==> harbor <==
==> flow/design.v (excerpt) <==
module EC_TOP(
    clk, rst_n, in_valid,
    in_Px, in_Py, in_Qx, in_Qy, in_prime, in_a,
    out_valid, out_Rx, out_Ry
);
export LEC_CHECK = 0
export ABC_AREA = 1
export CAP_MARGIN = 0
export CORE_MARGIN = 2
export CORE_UTILIZATION = 72
export CTS_CLUSTER_SIZE = 10
export PLACE_DENSITY = 0.42
export SETUP_SLACK_MARGIN = 5.0
export SLEW_MARGIN = 20
export TNS_END_PERCENT = 20
create_clock -name core_clock -period 62.4 [get_ports {clk}]
run.sh (not shown) runs the stock make flow with config.mk's settings and CLKGATE_MAP_FILE=.
==> inputs of sierra, as changes to harbor <==
--- a/flow/config.mk
+++ b/flow/config.mk
@@ -9,8 +9,10 @@
 export CAP_MARGIN = 0
-export CORE_MARGIN = 2
-export CORE_UTILIZATION = 72
-export CTS_CLUSTER_SIZE = 10
-export PLACE_DENSITY = 0.42
+export CORE_MARGIN = 3
+export CORE_UTILIZATION = 43
+export CTS_CLUSTER_DIAMETER = 264
+export CTS_CLUSTER_SIZE = 55
+export GPL_TIMING_DRIVEN = 0
+export HOLD_SLACK_MARGIN = 0.2
 export SETUP_SLACK_MARGIN = 5.0
-export SLEW_MARGIN = 20
-export TNS_END_PERCENT = 20
+export SLEW_MARGIN = 0
+export TNS_END_PERCENT = 5
==> flow/constraint.sdc (replaced) <==
create_clock -name core_clock -period 42.2 [get_ports {clk}]
set_input_delay 8.4400 -clock core_clock [delete_from_list [all_inputs] [get_ports {clk}]]
set_output_delay 8.4400 -clock core_clock [all_outputs]
set_load 0.01 [all_outputs]
==> inputs of ember, as changes to harbor <==
==> flow/config.mk (replaced) <==
export PLATFORM = sky130hd
export DESIGN_NAME = EC_TOP
export DESIGN_NICKNAME = EC_TOP
export VERILOG_FILES = /design/flow/design.v
export SDC_FILE = /design/flow/constraint.sdc
export NUM_CORES = 4
export LEC_CHECK = 0
export CAP_MARGIN = 0
export CORE_ASPECT_RATIO = 0.92
export CORE_MARGIN = 2
export CORE_UTILIZATION = 72
export CTS_CLUSTER_DIAMETER = 204
export CTS_CLUSTER_SIZE = 89
export GPL_ROUTABILITY_DRIVEN = 0
export PLACE_DENSITY_LB_ADDON = 0.02
export SETUP_SLACK_MARGIN = 3.61
export SLEW_MARGIN = 20
export TNS_END_PERCENT = 40
==> flow/constraint.sdc (replaced) <==
create_clock -name core_clock -period 59.8 [get_ports {clk}]
set_input_delay 11.9600 -clock core_clock [delete_from_list [all_inputs] [get_ports {clk}]]
set_output_delay 11.9600 -clock core_clock [all_outputs]
set_load 0.01 [all_outputs]
==> qor summary <==
	sierra	harbor	ember
Result of the run	complete, but fails checks	finished clean	stopped before the end
Stage where the flow stopped	-	-	global routing (5_1_grt)
Violated checks	negative setup slack	-	-
Relative area change from synthesis to final layout	24.1%	16.3%	-
Compound-cell area share of the yosys netlist	14.1%	14.1%	20.1%
Element type at the critical path start	register	register	-
Cell with the largest stage delay on the worst path	sky130_fd_sc_hd__dfstp_4	sky130_fd_sc_hd__xnor2_1	-
Antenna Nets Post-Route	0	0	-
Number of violations of the max-capacitance limit	0	0	-
Fraction of standard cell area in multi-input logic	69.0%	72.2%	-
Routability-driven placement congestion ratio	0.929	0.990	-
Clock transition at the register clock pins on the worst setup and hold paths after CTS	0.09 ns	0.09 ns	-
Antenna diode count	0	5	-
Yosys cell count	3679	3679	3098
Number of multi-input combinational cells in the layout	2856	2859	-
Worst setup slack before clock tree synthesis	-20.46 ns	-1.95 ns	-2.76 ns
Met2 routed wirelength	35400 um	39800 um	-
Number of cells on the critical path	385	369	-
Worst setup slack for register-to-register paths	-13.37 ns	2.74 ns	-
Library cell appearing most often on the critical path	sky130_fd_sc_hd__nand2_2	sky130_fd_sc_hd__inv_1	-
Largest contributor to cell area by class	logic gates	logic gates	-
Fin Hold WS	0.471 ns	0.454 ns	-

---

==> run a: inputs <==
==> flow/design.v <==
module INV_IP #(parameter IP_WIDTH = 6) (
    IN_1, IN_2,
    OUT_INV
);
input  [IP_WIDTH-1:0] IN_1, IN_2;
output [IP_WIDTH-1:0] OUT_INV;
parameter LOOP_IDX = 8;
genvar i;
reg [IP_WIDTH-1:0] old_r [0:LOOP_IDX-1];
reg [IP_WIDTH-1:0] r [0:LOOP_IDX-1];
reg [IP_WIDTH-1:0] q [0:LOOP_IDX-1];
reg signed [IP_WIDTH-1:0] old_t [0:LOOP_IDX-1];
reg [3:0] index [1:LOOP_IDX-1];
reg signed [IP_WIDTH-1:0] t [0:LOOP_IDX-1];
generate
for(i=0;i<LOOP_IDX;i=i+1) begin: loop_old_r
    always@(*) begin
        if(i==0) begin
            old_r[0] = (IN_1 > IN_2)? IN_1:IN_2;
        end
        else begin
            old_r[i] = r[i-1];        
        end
    end
end
endgenerate
generate
for(i=0;i<LOOP_IDX;i=i+1) begin: loop_r
    always@(*) begin
        if(i==0) begin
            r[0] = (IN_1 > IN_2)? IN_2:IN_1;
        end
        else begin
            if(r[i-1]!=0)
                r[i] = old_r[i-1] - q[i-1] * r[i-1];
            else
                r[i] = 0;
        end
    end
end
endgenerate
generate
for(i=0;i<LOOP_IDX;i=i+1) begin: loop_q
    always@(*) begin
        if(r[i]!=0)
            q[i] = old_r[i] / r[i];
        else
            q[i] = 0;
    end
end
endgenerate
generate
for(i=0;i<LOOP_IDX;i=i+1) begin: loop_old_t
    always@(*) begin
        if(i==0) begin
            old_t[0] = 0;    
        end
        else begin
            if(r[i-1]!=0) begin
                old_t[i] = t[i-1];
            end
            else
                old_t[i] = 0;
        end
    end
end
endgenerate
generate
for(i=1;i<LOOP_IDX;i=i+1) begin: loop_index
    always@(*) begin
            if(r[i-1]!=0) begin
                index[i] = i;
            end
            else
                index[i] = index[i-1];
    end
end
endgenerate
generate
for(i=0;i<LOOP_IDX;i=i+1) begin: loop_t
    always@(*) begin
        if(i==0) begin
            t[0] = 1;    
        end
        else begin
            if(r[i-1]!=0)
                t[i] = old_t[i-1] - q[i-1] * t[i-1];
            else
                t[i] = 0;
        end
    end
end
endgenerate
assign OUT_INV = (old_t[index[LOOP_IDX-1]][IP_WIDTH-1]==1)? old_t[index[LOOP_IDX-1]]+old_r[0]:old_t[index[LOOP_IDX-1]];
endmodule
module EC_TOP(
    clk, rst_n, in_valid,
    in_Px, in_Py, in_Qx, in_Qy, in_prime, in_a,
    out_valid, out_Rx, out_Ry
);
input clk, rst_n, in_valid;
input [6-1:0] in_Px, in_Py, in_Qx, in_Qy, in_prime, in_a;
output reg out_valid;
output reg [6-1:0] out_Rx, out_Ry;
localparam S_IDLE = 0;
localparam S_IN_DATA = 1;
localparam S_P_ADD = 2;
localparam S_P_DOU = 3;
localparam S_XR_YR = 4;
localparam S_OUT = 5;
parameter IP_WIDTH = 6;
reg [2:0] current_state, next_state;
reg [3:0] cnt_s_p;
reg [2:0] cnt_xr_yr;
reg [5:0] px_reg;
reg [5:0] py_reg;
reg [5:0] qx_reg;
reg [5:0] qy_reg;
reg [5:0] a_reg;
reg [5:0] prime_reg;
wire [5:0] p_sub_xp;
wire [5:0] p_sub_yp;
wire [5:0] p_sub_xq;
wire [5:0] p_sub_xr;
wire [6:0] xq_xp1;
wire [6:0] yq_yp1;
wire [7:0] xr_w;
wire [6:0] xp2_3_a;
reg [5:0] xr_reg ;
reg [5:0] s_reg;
reg [11:0] mod_in;
wire [5:0] mod_out;
reg [IP_WIDTH-1:0]  IN_2;
wire [IP_WIDTH-1:0] OUT_INV;
reg [5:0] yp2_ip;
wire [6:0] xp_xr1;
wire [11:0]mul_out;
reg [5:0] mul_in1, mul_in2;
wire [6:0] s_xp_xr1_yp1;
always@(posedge clk or negedge rst_n) begin
    if(!rst_n)
        current_state <= S_IDLE;
    else
        current_state <= next_state;
end
always@(*) begin
    case (current_state)
        S_IDLE:    next_state = in_valid? S_IN_DATA:S_IDLE;
        S_IN_DATA: next_state = (px_reg==qx_reg && py_reg==qy_reg)? S_P_DOU:S_P_ADD;
        S_P_ADD:   next_state = (cnt_s_p==4)? S_XR_YR:S_P_ADD;
        S_P_DOU:   next_state = (cnt_s_p==8)? S_XR_YR:S_P_DOU;
        S_XR_YR:   next_state = (cnt_xr_yr==6)? S_OUT:S_XR_YR;
        S_OUT:     next_state = S_IDLE;
        default: next_state = S_IDLE;
    endcase
end
always @(posedge clk or negedge rst_n) begin
    if (!rst_n) 
        cnt_s_p <= 0;    
    else begin
        if(current_state==S_P_ADD && cnt_s_p<=3)
            cnt_s_p <= cnt_s_p + 1;
        else if(current_state==S_P_DOU && cnt_s_p<=7)
            cnt_s_p <= cnt_s_p + 1;
        else
            cnt_s_p <= 0;
    end  
end
always @(posedge clk or negedge rst_n) begin
    if (!rst_n) 
        cnt_xr_yr <= 0;    
    else begin
        if(current_state==S_XR_YR && cnt_xr_yr<=5)
            cnt_xr_yr <= cnt_xr_yr + 1;
        else
            cnt_xr_yr <= 0;
    end  
end
always@(posedge clk or negedge rst_n) begin
    if(!rst_n) 
        px_reg <= 0;
    else begin
        if(in_valid)
            px_reg <= in_Px;
    end
end
always@(posedge clk or negedge rst_n) begin
    if(!rst_n) 
        py_reg <= 0;
    else begin
        if(in_valid)
            py_reg <= in_Py;
    end
end
always@(posedge clk or negedge rst_n) begin
    if(!rst_n) 
        qx_reg <= 0;
    else begin
        if(in_valid)
            qx_reg <= in_Qx;
    end
end
always@(posedge clk or negedge rst_n) begin
    if(!rst_n) 
        qy_reg <= 0;
    else begin
        if(in_valid)
            qy_reg <= in_Qy;
    end
end
always@(posedge clk or negedge rst_n) begin
    if(!rst_n) 
        a_reg <= 0;
    else begin
        if(in_valid)
            a_reg <= in_a;
    end
end
always@(posedge clk or negedge rst_n) begin
    if(!rst_n) 
        prime_reg <= 2;
    else begin
        if(in_valid)
            prime_reg <= in_prime;
    end
end
assign p_sub_xp = prime_reg - px_reg;
assign p_sub_yp = prime_reg - py_reg;
assign p_sub_xq = prime_reg - qx_reg;
assign p_sub_xr = prime_reg - mod_out;
assign xq_xp1 = qx_reg + p_sub_xp;    
assign yq_yp1 = qy_reg + p_sub_yp;    
assign xr_w = mod_out + p_sub_xp + p_sub_xq;  
assign xp_xr1 = px_reg + p_sub_xr;
assign s_xp_xr1_yp1 = mod_out + p_sub_yp;
assign xp2_3_a = mod_out + a_reg;
always@(posedge clk or negedge rst_n) begin
    if(!rst_n)
        s_reg <= 0;
    else begin
        if(current_state==S_P_ADD && cnt_s_p==4 || current_state==S_P_DOU && cnt_s_p==8)
            s_reg <= mod_out;
    end
end
always @(posedge clk or negedge rst_n) begin
    if (!rst_n) begin
       xr_reg <= 0;
    end
    else begin
        if(cnt_xr_yr==2) 
            xr_reg <= mod_out;
    end
end
always @(posedge clk or negedge rst_n) begin
    if(!rst_n)
        mod_in <= 0;
    else begin
        if(current_state==S_P_ADD) begin
            case(cnt_s_p)
                'd0: mod_in <= xq_xp1;
                'd1: mod_in <= yq_yp1;
                'd3: mod_in <= mul_out;
            endcase
        end
        else if(current_state==S_P_DOU) begin
            case(cnt_s_p)
                'd0: mod_in <= {py_reg, 1'b0};
                'd2: mod_in <= mul_out;
                'd4: mod_in <= mul_out;
                'd5: mod_in <= xp2_3_a;
                'd7: mod_in <= mul_out;
            endcase
        end
        else if(current_state==S_XR_YR) begin
             case(cnt_xr_yr)
                'd0: mod_in <= mul_out;
                'd1: mod_in <= xr_w;
                'd2: mod_in <= xp_xr1;
                'd4: mod_in <= mul_out;
                'd5: mod_in <= s_xp_xr1_yp1;
            endcase
        end
    end
end
assign mod_out = mod_in % prime_reg;
always@(posedge clk or negedge rst_n) begin
    if(!rst_n)
        IN_2 <= 0;
    else begin
        if((current_state==S_P_ADD || current_state==S_P_DOU) && cnt_s_p==1) begin
            IN_2 <= mod_out;
        end
    end
end
INV_IP #(.IP_WIDTH(IP_WIDTH)) I_INV_IP ( .IN_1(prime_reg), .IN_2(IN_2), . OUT_INV(OUT_INV));
always@(posedge clk or negedge rst_n) begin
    if(!rst_n) 
        yp2_ip <= 0;
    else begin
        if(current_state==S_P_DOU && cnt_s_p==2)
            yp2_ip <= OUT_INV;
    end
end
always @(posedge clk or negedge rst_n) begin
    if(!rst_n)
        mul_in1 <= 0;
    else begin
         if(current_state==S_P_ADD) begin
            case(cnt_s_p)
                'd2: mul_in1 <= mod_out;
                'd4: mul_in1 <= mod_out;
            endcase
        end
        else if(current_state==S_P_DOU) begin
            case(cnt_s_p)
                'd1: mul_in1 <= px_reg;
                'd3: mul_in1 <= 3;
                'd6: mul_in1 <= mod_out;
                'd8: mul_in1 <= mod_out;
            endcase
        end
        else if(current_state==S_XR_YR) begin
            case(cnt_xr_yr)
                'd3: mul_in1 <= s_reg;
            endcase
        end
    end
end
always @(posedge clk or negedge rst_n) begin
    if(!rst_n)
        mul_in2 <= 0;
    else begin
         if(current_state==S_P_ADD) begin
            case(cnt_s_p)
                'd2: mul_in2 <= OUT_INV;
                'd4: mul_in2 <= mod_out;
            endcase
        end
        else if(current_state==S_P_DOU) begin
            case(cnt_s_p)
                'd1: mul_in2 <= px_reg;
                'd3: mul_in2 <= mod_out;
                'd6: mul_in2 <= yp2_ip;
                'd8: mul_in2 <= mod_out;
            endcase
        end
        else if(current_state==S_XR_YR) begin
            case(cnt_xr_yr)
                'd3: mul_in2 <= mod_out;
            endcase
        end
    end
end
assign mul_out = mul_in1 * mul_in2;
always @(posedge clk or negedge rst_n) begin
    if(!rst_n)
        out_valid <= 0;
    else begin
        if(cnt_xr_yr==6)
            out_valid <= 1;
        else
            out_valid <= 0;
    end
end
always @(posedge clk or negedge rst_n) begin
    if(!rst_n)
        out_Rx <= 0;
    else begin
        if(cnt_xr_yr==6)
            out_Rx <= xr_reg;
        else
            out_Rx <= 0;
    end
end
always @(posedge clk or negedge rst_n) begin
    if(!rst_n)
        out_Ry <= 0;
    else begin
        if(cnt_xr_yr==6)
            out_Ry <= mod_out;
        else
            out_Ry <= 0;
    end
end
endmodule
==> flow/run.sh <==
#!/bin/bash
# the make line also repeats each setting of config.mk as NAME=value (left out here)
make -C /OpenROAD-flow-scripts/flow DESIGN_CONFIG=/design/flow/config.mk WORK_HOME=/design/flow/orfs CLKGATE_MAP_FILE= finish
==> flow/config.mk <==
export PLATFORM = sky130hd
export DESIGN_NAME = EC_TOP
export DESIGN_NICKNAME = EC_TOP
export VERILOG_FILES = /design/flow/design.v
export SDC_FILE = /design/flow/constraint.sdc
export NUM_CORES = 4
export LEC_CHECK = 0
export CAP_MARGIN = 20
export CELL_PAD_IN_SITES_DETAIL_PLACEMENT = 2
export CELL_PAD_IN_SITES_GLOBAL_PLACEMENT = 3
export CORE_ASPECT_RATIO = 1.04
export CORE_MARGIN = 2
export CORE_UTILIZATION = 58
export GPL_ROUTABILITY_DRIVEN = 1
export HOLD_SLACK_MARGIN = -0.04
export MAX_ROUTING_LAYER = met4
export MIN_ROUTING_LAYER = met2
export SETUP_SLACK_MARGIN = 1.59
export SLEW_MARGIN = 20
==> flow/constraint.sdc <==
create_clock -name core_clock -period 66.5 [get_ports {clk}]
set_input_delay 13.3000 -clock core_clock [delete_from_list [all_inputs] [get_ports {clk}]]
set_output_delay 13.3000 -clock core_clock [all_outputs]
set_load 0.01 [all_outputs]
==> run b (differences from run a) <==
Settings changed: CELL_PAD_IN_SITES_DETAIL_PLACEMENT 2 to 0, CORE_MARGIN 2 to 6, CORE_UTILIZATION 58 to 52, MAX_ROUTING_LAYER met4 to met5, SETUP_SLACK_MARGIN 1.59 to -2.0.
==> run c (differences from run a) <==
Settings changed: ABC_AREA from default to 0, CELL_PAD_IN_SITES_DETAIL_PLACEMENT 2 to default, CELL_PAD_IN_SITES_GLOBAL_PLACEMENT 3 to default, CORE_ASPECT_RATIO 1.04 to default, CORE_MARGIN 2 to 3, CTS_CLUSTER_DIAMETER from default to 74, GPL_ROUTABILITY_DRIVEN 1 to default, HOLD_SLACK_MARGIN -0.04 to default, MAX_ROUTING_LAYER met4 to default, MIN_ROUTING_LAYER met2 to default, SETUP_SLACK_MARGIN 1.59 to -0.06.
==> flow/constraint.sdc (replaced) <==
create_clock -name core_clock -period 77.0 [get_ports {clk}]
set_input_delay 15.4000 -clock core_clock [delete_from_list [all_inputs] [get_ports {clk}]]
set_output_delay 15.4000 -clock core_clock [all_outputs]
set_load 0.01 [all_outputs]
==> results.sh <==
# physical design summary
export IMPL_status="did not finish"
export IMPL_stop_stage="global placement without I/O (3_1_place_gp_skip_io)"
export IMPL_error="[ERROR GPL-0301] Utilization 112.527 % exceeds 100%."
export IMPL_coreArea_um2=46300
export IMPL_fp_dieH_um=234
export IMPL_chipArea_um2=52800
export IMPL_rows=80
That was run b.
==> results.sh <==
# physical design summary
export IMPL_chipArea_um2=44100
export IMPL_error="[ERROR GPL-0301] Utilization 123.649 % exceeds 100%."
export IMPL_status="did not finish"
export IMPL_stop_stage="global placement without I/O (3_1_place_gp_skip_io)"
export IMPL_coreArea_um2=42200
export IMPL_rows=77
That was run a.
==> results.sh <==
# yosys + openroad results
export IMPL_rows=74
export IMPL_coreArea_um2=41400
export IMPL_chipArea_um2=45000
export IMPL_status="finished clean"
export IMPL_port_buffers=51
That was run c.
